## top_module
module top_module (
    clk,
    rst,
    X,
    n,
    start,
    Y,
    valid,
    ready,
    overflow,
    error
);
For scale: about 4500 cells after synthesis, ~280 flip-flops, roughly 50 I/O pins, about 0.043 mm2 of cells after synthesis.
export LEC_CHECK = 0
export CAP_MARGIN = 20
export CORE_MARGIN = 2
export CORE_UTILIZATION = 55
export CTS_CLUSTER_SIZE = 29
export HOLD_SLACK_MARGIN = 0.3
export SETUP_SLACK_MARGIN = 1.47
export SLEW_MARGIN = 20
create_clock -name core_clock -period 7.6 [get_ports {clk}]
run.sh (not shown) runs the stock make flow with config.mk's settings and CLKGATE_MAP_FILE=.
The baseline finished with negative setup slack left.
Change:
ABC_AREA = 1   (was unset)
CORE_UTILIZATION = 72   (was 55)
CTS_CLUSTER_SIZE = 72   (was 29)
HOLD_SLACK_MARGIN = 0.29   (was 0.3)
PLACE_DENSITY_LB_ADDON = 0.01   (was unset)
SETUP_SLACK_MARGIN = -0.49   (was 1.47)
clock period = 8.08 ns   (was 7.6 ns; I/O delays follow)
Outcome:
- The new run ended with an error in global routing on GRT-0232
- synthesized area came out higher by 4.8%
- die size goes down by 20%
- synthesized cell count grows by 23%
Change:
ABC_AREA = unset   (was 1)
CORE_UTILIZATION = 55   (was 72)
CTS_CLUSTER_SIZE = 28   (was 72)
HOLD_SLACK_MARGIN = unset   (was 0.29)
PLACE_DENSITY_LB_ADDON = unset   (was 0.01)
SETUP_SLACK_MARGIN = -0.56   (was -0.49)
clock period = 7.6 ns   (was 8.08 ns; I/O delays follow)
Effect: This time the run reached the layout checks and failed them: negative setup slack; synthesized area came out lower by 4.6%; die size came out higher by 25%; synthesized cell count came out lower by 18%.
Change:
CORE_UTILIZATION = 40   (was 55)
CTS_CLUSTER_SIZE = unset   (was 28)
PLACE_DENSITY_LB_ADDON = 0.21   (was unset)
SETUP_SLACK_MARGIN = -1.24   (was -0.56)
clock period = 15.0 ns   (was 7.6 ns; I/O delays follow)
After rerunning: The changed run finished but failed the layout checks on negative setup slack; synthesized area is unchanged; sequential share of layout area climbs by 2.2 points; non-clock buffer count came out lower by 897; clock skew increases by 9.9 ps; worst hold slack loses 6.7 ps; wire length fell by 7.6%.
Change:
CELL_PAD_IN_SITES_DETAIL_PLACEMENT = 2   (was unset)
MAX_ROUTING_LAYER = met4   (was unset)
PLACE_DENSITY_LB_ADDON = 0.01   (was 0.21)
SETUP_SLACK_MARGIN = unset   (was -1.24)
After rerunning: The changed run finished with timing, DRC and antenna clean; clock-buffer cell count rose by 9; worst setup slack is better by 590 ps; final cell count goes up by 0.48%; worst hold slack improved by 6.4 ps.
Change:
CELL_PAD_IN_SITES_DETAIL_PLACEMENT = unset   (was 2)
MAX_ROUTING_LAYER = unset   (was met4)
PLACE_DENSITY_LB_ADDON = unset   (was 0.01)
clock period = 14.5 ns   (was 15.0 ns; I/O delays follow)
Worst setup slack is worse by 8.0 ps.
Sequential share of layout area stays flat.
Die area does not change.
Critical path depth decreases by 1.
Hold slack degrades by 11 ps.
Utilization barely changes.

---

top_module again, from the RTL that the note above started with.
make LEC_CHECK=0 CAP_MARGIN=20 CORE_MARGIN=2 CORE_UTILIZATION=65 SLEW_MARGIN=20 finish   # period 12.3 ns
The starting point produced a layout that fails on negative setup slack.
Next try:
- CORE_UTILIZATION: 65 -> 40
- clock period: 12.3 -> 15.0 ns (I/O delays scaled with it)
After rerunning: The new run passed the timing, DRC and antenna checks; via count decreases by 6.8%; first-iteration DRC count decreases by 9.9%.
Next try:
- ABC_AREA: not set -> 1
- CORE_UTILIZATION: 40 -> 72
- CTS_CLUSTER_SIZE: not set -> 72
- PLACE_DENSITY_LB_ADDON: not set -> 0.01
- clock period: 15.0 -> 10.7 ns (I/O delays scaled with it)
Now the flow finished with negative setup slack left; register-to-register slack is worse by 3300 ps; wire length is higher by well over a third; global-route usage came out higher by 26 points; clock-buffer cell count goes down by 15; hold slack is better by 15 ps; synthesized cell count rose by about a fifth.
Next try:
- ABC_AREA: 1 -> not set
- CORE_UTILIZATION: 72 -> 40
- CTS_CLUSTER_SIZE: 72 -> not set
- PLACE_DENSITY_LB_ADDON: 0.01 -> 0.07
- SLEW_MARGIN: 20 -> 25
- clock period: 10.7 -> 15.0 ns (I/O delays scaled with it)
The new run finished with timing, DRC and antenna clean.
Clock skew hardly moves.
Die size went up by 71%.
Next try:
- CORE_UTILIZATION: 40 -> 72
- PLACE_DENSITY_LB_ADDON: 0.07 -> 0.01
- SLEW_MARGIN: 25 -> 20
- clock period: 15.0 -> 11.7 ns (I/O delays scaled with it)
After rerunning: The new run ran to the end with violations: negative setup slack. Clock skew decreases by 6.8 ps. Global-route usage went up by 16 points. Utilization grows by 41 points.

---

## maple
Starting RTL as in the previous note.
clock: 16.8 ns
lec_check: 0
cap_margin: 20
cell_pad_in_sites_detail_placement: 1
core_margin: 3
core_utilization: 40
cts_cluster_size: 93
max_routing_layer: met5
min_routing_layer: met2
slew_margin: 10
The inputs of quartz differ from those of maple as listed below.
Settings: CTS_CLUSTER_SIZE no longer set, was 93; SLEW_MARGIN now 20, was 10; CORE_ASPECT_RATIO now 0.84, previously not set; MIN_ROUTING_LAYER no longer set, was met2; TNS_END_PERCENT now 20, previously not set; CELL_PAD_IN_SITES_DETAIL_PLACEMENT now 0, was 1; CORE_MARGIN now 4, was 3; MAX_ROUTING_LAYER now met4, was met5; the clock period (ns, I/O delays scaled along) now 12.7, was 16.8.
Between quartz and maple, the difference in area of all sequential standard cells is negligible. Summary of the comparison: first-pass GRT wire length is lower in quartz, relative to maple. Going from maple to quartz, area of all placed cells without fillers grew by a little under 10%. Looking only at routed wire length, and setting everything else aside, the higher value of quartz and maple goes to maple. The final net count of quartz exceeds that of maple by about 6%. quartz — setup slack 1150 ps lower, maple as reference. Portion of the layout cell area used by non-clock buffers on quartz is up relative to maple. The number of setup violations in the final report number comes out lower for maple vs quartz. Of maple and quartz, just one finished clean: maple. In quartz the implementation completed, yet the final layout does not meet the checks, the culprit being setup timing. Note that the routability congestion estimate from global placement recorded for quartz amounts to 0.921 times the value seen in maple. maple reports its uppermost metal layer occupied by signal nets as met5 while quartz reports met4. In quartz the utilization turned out 2.7 points higher than in maple. Summary: with maple as the reference, post-placement cell count in quartz moved up by a few percent.
Input changes introduced in violet (baseline for comparison: quartz):
Settings: removing TNS_END_PERCENT (formerly 20); removing MAX_ROUTING_LAYER (formerly met4); removing CELL_PAD_IN_SITES_DETAIL_PLACEMENT (formerly 0); changing CORE_MARGIN from 4 to 2; changing CORE_UTILIZATION from 40 to 29; removing CORE_ASPECT_RATIO (formerly 0.84); changing the clock period (ns, I/O delays scaled along) from 12.7 to 14.5.
==> comparison <==
- violet finished end to end and its layout was clean on timing, DRC and antenna.
- Clock transition at the register clock pins on the worst setup and hold paths after CTS delta (quartz -> violet): insignificant
- dfrtp_2 as the standard cell with the maximum stage delay on the critical path was reported by violet, and fa_1 by quartz.
- Against quartz, setup slack in violet came out better.
- Sort quartz and violet by layout overhead on the synthesized area asc -> top: violet
- Placed standard-cell area: lower on violet
- Layout filler cell count grows by more than a quarter when moving from quartz to violet.
- quartz fits on a die that is smaller than the die of violet.
- Between violet and quartz, the worst hold slack figures differ only marginally.
Setup changes, violet to ember
Settings: putting SETUP_SLACK_MARGIN at 1.47 where nothing was set; swapping 29 for 45 in CORE_UTILIZATION; swapping 14.5 for 7.6 in the clock period (ns, I/O delays scaled along).
### Flow results
- Nothing crashed in ember and all stages finished; the problem is that the final layout failed, the offending checks being setup timing.
- Compared to violet, ember shows a narrower setup margin.
- NOTE: count of vias placed by the detailed router in ember exceeds that of violet
- Any difference in worst hold slack between ember and violet is small enough to ignore.
